## tundra
Design apb_wrapper, start of the top module:
module apb_wrapper#(parameter addr_width = 5, data_width = 16)(
    input bit pclk,                   
    input bit preset_n,               
    input logic transfer,  
    input logic [addr_width - 1 : 0] apb_paddr,  
    input logic [data_width - 1 : 0] apb_pwdata,  
    input logic apb_control ,         
    output logic [data_width - 1 : 0] apb_spwdata,   
    output logic [data_width - 1 : 0] apb_prdata  
    );
Size in the first run: roughly 1200 cells after synthesis, about 570 flip-flops, roughly 57 I/O pins, about 21000 µm² of cells after synthesis.
==> flow/config.mk <==
export PLATFORM = sky130hd
export DESIGN_NAME = apb_wrapper
export DESIGN_NICKNAME = apb_wrapper
export VERILOG_FILES = /design/flow/design.v
export SDC_FILE = /design/flow/constraint.sdc
export NUM_CORES = 4
export LEC_CHECK = 0
export ABC_AREA = 0
export CAP_MARGIN = 20
export CORE_MARGIN = 2
export CORE_UTILIZATION = 40
export GPL_ROUTABILITY_DRIVEN = 0
export GPL_TIMING_DRIVEN = 0
export MIN_ROUTING_LAYER = met2
export SLEW_MARGIN = 20
export TNS_END_PERCENT = 95
==> flow/constraint.sdc <==
create_clock -name core_clock -period 4.24 [get_ports {pclk}]
set_input_delay 0.8480 -clock core_clock [delete_from_list [all_inputs] [get_ports {pclk}]]
set_output_delay 0.8480 -clock core_clock [all_outputs]
set_load 0.01 [all_outputs]
run.sh (not shown) runs the stock make flow with config.mk's settings and CLKGATE_MAP_FILE=.
Finished, but not clean: tundra, with setup timing.
For fjord, these inputs were changed with respect to tundra:
Settings: TNS_END_PERCENT removed (was 95); ABC_AREA removed (was 0); MIN_ROUTING_LAYER removed (was met2); SETUP_SLACK_MARGIN newly set to -0.35; GPL_ROUTABILITY_DRIVEN removed (was 0); GPL_TIMING_DRIVEN removed (was 0); the clock period (ns, I/O delays scaled along) changed from 4.24 to 3.86.
--- outcome ---
No stage failed in fjord, and the final checks on the layout all came back clean. Layout checks on tundra: not met. Flow itself completed; violations: setup timing. From tundra to fjord the numbers moved as follows: critical-path maximum fanout went up by 1, routed wire length now smaller, wire length per cell shrank by 16%, setup slack after layout went up. Delta(worst endpoint data arrival time, fjord - tundra) < 0. Taking tundra as the reference, in fjord normalized max-slew margin went up 13 points, cell area went up 1.1%. Compared with tundra, fjord is the more power-hungry design. Of tundra and fjord, the run reporting the higher global routing usage summed across all routing layers was tundra.

---

== run A ==
The RTL this note starts from:
==> flow/design.v <==
`timescale 1ns / 1ps
module apb_master#(parameter addr_width =5 , data_width = 16) (
    input bit pclk,                   
    input bit preset_n,               
    input logic pready,               
    input logic transfer,             
    input logic [data_width - 1 : 0] prdata,  
    input logic [addr_width - 1 : 0] apb_paddr,  
    input logic [data_width - 1 : 0] apb_pwdata,  
    input logic apb_control,          
    output logic [addr_width - 1 : 0] paddr,  
    output logic pselx,               
    output bit penable,               
    output logic pwrite,              
    output logic [data_width - 1 : 0] pwdata,  
    output logic [data_width / 8 - 1 : 0] pstrb,  
    output logic [data_width - 1 : 0] apb_prdata  
);
localparam logic [2:0] idle   = 3'b001;  
localparam logic [2:0] setup  = 3'b010;  
localparam logic [2:0] access = 3'b100;  
logic [2:0] present_state, next_state;   
logic [data_width - 1 : 0] temp_apb_prdata;
always_ff @(posedge pclk, negedge preset_n) begin
    if (!preset_n)
        present_state <= idle;       
    else
        present_state <= next_state;  
end
always_comb begin
    case (present_state)
        idle: begin
            if (transfer) begin
                next_state = setup;
            end else begin
                next_state = idle;
            end
        end
        setup: begin
            if (transfer) begin 
                next_state = access;
            end else begin
                next_state = idle;
            end
        end
        access: begin
            if (pready == 'b1) begin
                next_state = idle;
            end else begin
                next_state = access;  
            end
        end
        default: next_state = idle;   
    endcase
end
always_comb begin
    case (present_state)
        idle: begin
            pselx   = 'b0;   
            penable = 'b0;   
        end
        setup: begin
            pselx   = 'b1;   
            penable = 'b0;   
        end
        access: begin
            pselx   = 'b1;   
            penable = 'b1;   
        end
        default: begin
            pselx   = 'b0;
            penable = 'b0;
        end
    endcase
end           
always_comb begin
    if ((present_state == setup) || (present_state == access)) begin
        paddr = apb_paddr;  
        if (apb_control) begin  
            pwdata = apb_pwdata;
        end else begin  
            pwdata = 'b0;
        end
    end else begin  
        paddr = 'b0;
        pwdata = 'b0;
    end
end
always_ff @(posedge pclk, negedge preset_n) begin
    if (!preset_n) begin
        temp_apb_prdata <= '0;
    end else if (pready && !apb_control) begin
        temp_apb_prdata <= prdata;
    end
end
always_comb begin
    if (pwrite && pselx && penable) begin
        pstrb = {data_width / 8 {1'b1}};
    end else begin
        pstrb = 'b0;  
    end
end
assign pwrite = apb_control;
assign apb_prdata=temp_apb_prdata;
endmodule
`timescale 1ns / 1ps
module apb_slave#(
    parameter addr_width = 5,
    parameter data_width = 16
)(
    input  logic pclk,
    input  logic preset_n,
    input  logic pselx,
    input  logic penable,
    input  logic pwrite,
    input  logic [addr_width - 1 : 0] paddr,
    input  logic [data_width - 1 : 0] pwdata,
    output logic [data_width - 1 : 0] apb_spwdata,
    output logic [data_width - 1 : 0] prdata,
    output logic pready
);
    logic [data_width-1:0] mem [0:2**addr_width]; 
    typedef enum logic [1:0] {
        IDLE = 2'b00,
        SETUP = 2'b01,
        ACCESS = 2'b10
    } state_t;
    state_t present_state, next_state;
    always_ff @(posedge pclk or negedge preset_n) begin
        if (!preset_n)
            present_state <= IDLE;
        else
            present_state <= next_state;
    end 
    always_comb begin
        case (present_state)
            IDLE: begin
                if (pselx && !penable)  
                    next_state = SETUP;
                else
                    next_state = IDLE;
            end
            SETUP: begin
                if (pselx && penable)  
                    next_state = ACCESS;
                else
                    next_state = IDLE;
            end
            ACCESS: begin
                if (!pselx)  
                    next_state = IDLE;
                else
                    next_state = SETUP;  
            end
            default: next_state = IDLE;
        endcase
    end
    always_ff @(posedge pclk or negedge preset_n) begin
        if (!preset_n)
            pready <= 1'b0;
        else if (present_state == ACCESS)
            pready <= 1'b1;
        else
            pready <= 1'b0;
    end
    always_ff @(posedge pclk) begin
       if (pready && pwrite) begin
            mem[paddr] <= pwdata;
            apb_spwdata <= pwdata;
        end
    end
    always_ff @(posedge pclk) begin
        if (pready && !pwrite)
            prdata <= mem[paddr];
    end
endmodule
`timescale 1ns / 1ps
module apb_wrapper#(parameter addr_width = 5, data_width = 16)(
    input bit pclk,                   
    input bit preset_n,               
    input logic transfer,  
    input logic [addr_width - 1 : 0] apb_paddr,  
    input logic [data_width - 1 : 0] apb_pwdata,  
    input logic apb_control ,         
    output logic [data_width - 1 : 0] apb_spwdata,   
    output logic [data_width - 1 : 0] apb_prdata  
    );
    logic [addr_width-1:0] paddr;
    logic pselx;
    bit penable;
    logic pwrite;
    logic [data_width-1:0] pwdata;
    logic [data_width/8-1:0] pstrb; 
    logic                    pready;
    logic [data_width -1:0]  prdata;
    apb_master #(.addr_width(addr_width), .data_width(data_width)) DUT (
        .pclk(pclk),
        .preset_n(preset_n),
        .pready(pready),
        .transfer(transfer),
        .prdata(prdata),
        .apb_paddr(apb_paddr),
        .apb_pwdata(apb_pwdata),
        .apb_control(apb_control),
        .paddr(paddr),
        .pselx(pselx),
        .penable(penable),
        .pwrite(pwrite),
        .pwdata(pwdata),
        .pstrb(pstrb),
        .apb_prdata(apb_prdata)
    );
     apb_slave #(
        .addr_width(addr_width),
        .data_width(data_width)
    ) dut (
        .pclk       (pclk),
        .preset_n   (preset_n),
        .pselx      (pselx),
        .penable    (penable),
        .pwrite     (pwrite),
        .paddr      (paddr),
        .pwdata     (pwdata),
        .apb_spwdata(apb_spwdata),
        .prdata     (prdata),
        .pready     (pready)
    );
endmodule
make LEC_CHECK=0 CAP_MARGIN=20 CORE_MARGIN=4 CORE_UTILIZATION=36 CTS_CLUSTER_SIZE=53 MIN_ROUTING_LAYER=met2 SLEW_MARGIN=10 finish   # period 5.68 ns
Inputs modified between run A and run B:
- SLEW_MARGIN changed from 10 to 20
- CORE_UTILIZATION changed from 36 to 66
- MIN_ROUTING_LAYER removed (was met2)
- CTS_CLUSTER_SIZE removed (was 53)
- CORE_MARGIN changed from 4 to 2
- the clock period (ns, I/O delays scaled along) changed from 5.68 to 2.45
Results
- Run B finished all stages; layout check result: FAIL, due to negative setup slack.
- Summary: with run A as the reference, total internal power in run B moved up by more than 100%.
- A path type of the worst min-delay path of flop to flop is what run A shows, while input port to async pin belongs to run B.
- Fraction of standard cell area that is sequential, run A and run B: larger value in run A
- For run B, the layer with the highest usage after global routing was met2, unlike run A, where it was met3.
- Run A → run B: via count of the routed design fell by 15%; actual transition at the worst max-transition pin lower; count of non-filler cells in the finished layout saw a decrease; non-clock buffer count increased 160.
- From run A to run B the numbers moved as follows: worst path buffer plus inverter count now sits higher; total power rose 11 mW; area of all placed cells without fillers climbed about 5.5%; chip footprint dropped 0.030 sq mm.
Changes in run C relative to run B:
- a change of CORE_UTILIZATION from 66 to 72
- an added SETUP_SLACK_MARGIN of -0.29
- a change of the clock period (ns, I/O delays scaled along) from 2.45 to 3.6
### Flow results
No stage failed in run C, and the final checks on the layout all came back clean. Summary: with run B as the reference, vertical die size in run C moved down by a few percent. [run C] part of the power in combinational logic fell 1.1 points relative to run B. [compare] base=run B new=run C: total power went down; tapcell count decreased by 12 relative to the old numbers; number of standard cells in the final layout excluding fillers shrank by about 7%; total number of vias now smaller; die size has decreased. Cmp run C and run B / routed wire length / lower: run C. The run showing the greater total track usage is run C. Of the two values seen for critical-path cell with the highest stage delay, dfrtp_2 was produced by run B and clkdlybuf4s50_1 by run C. Summary of run C over run B: worst slack at placement went up; largest voltage drop on the vdd net now sits lower.
#### Input delta (run D over run C)
- swapping -0.29 for 0.56 in SETUP_SLACK_MARGIN
- putting CTS_CLUSTER_DIAMETER at 381 where nothing was set
- swapping 3.6 for 4.15 in the clock period (ns, I/O delays scaled along)
## What came out
No stage failed in run D, and the final checks on the layout all came back clean.
A endpoint of the worst setup timing path of dut.prdata[1] is what run D shows, while dut.prdata[11] belongs to run C.
Run D vs run C — setup slack on the worst flop-to-flop path rose 0.21 ns.
Global routing usage on met2 for run D is lower than for run C.
Run C -> run D: switching power of the nets decreased by more than 10%
Run D improves on run C in aggregate routed wire length.
Power and IR drop assume default switching activity.
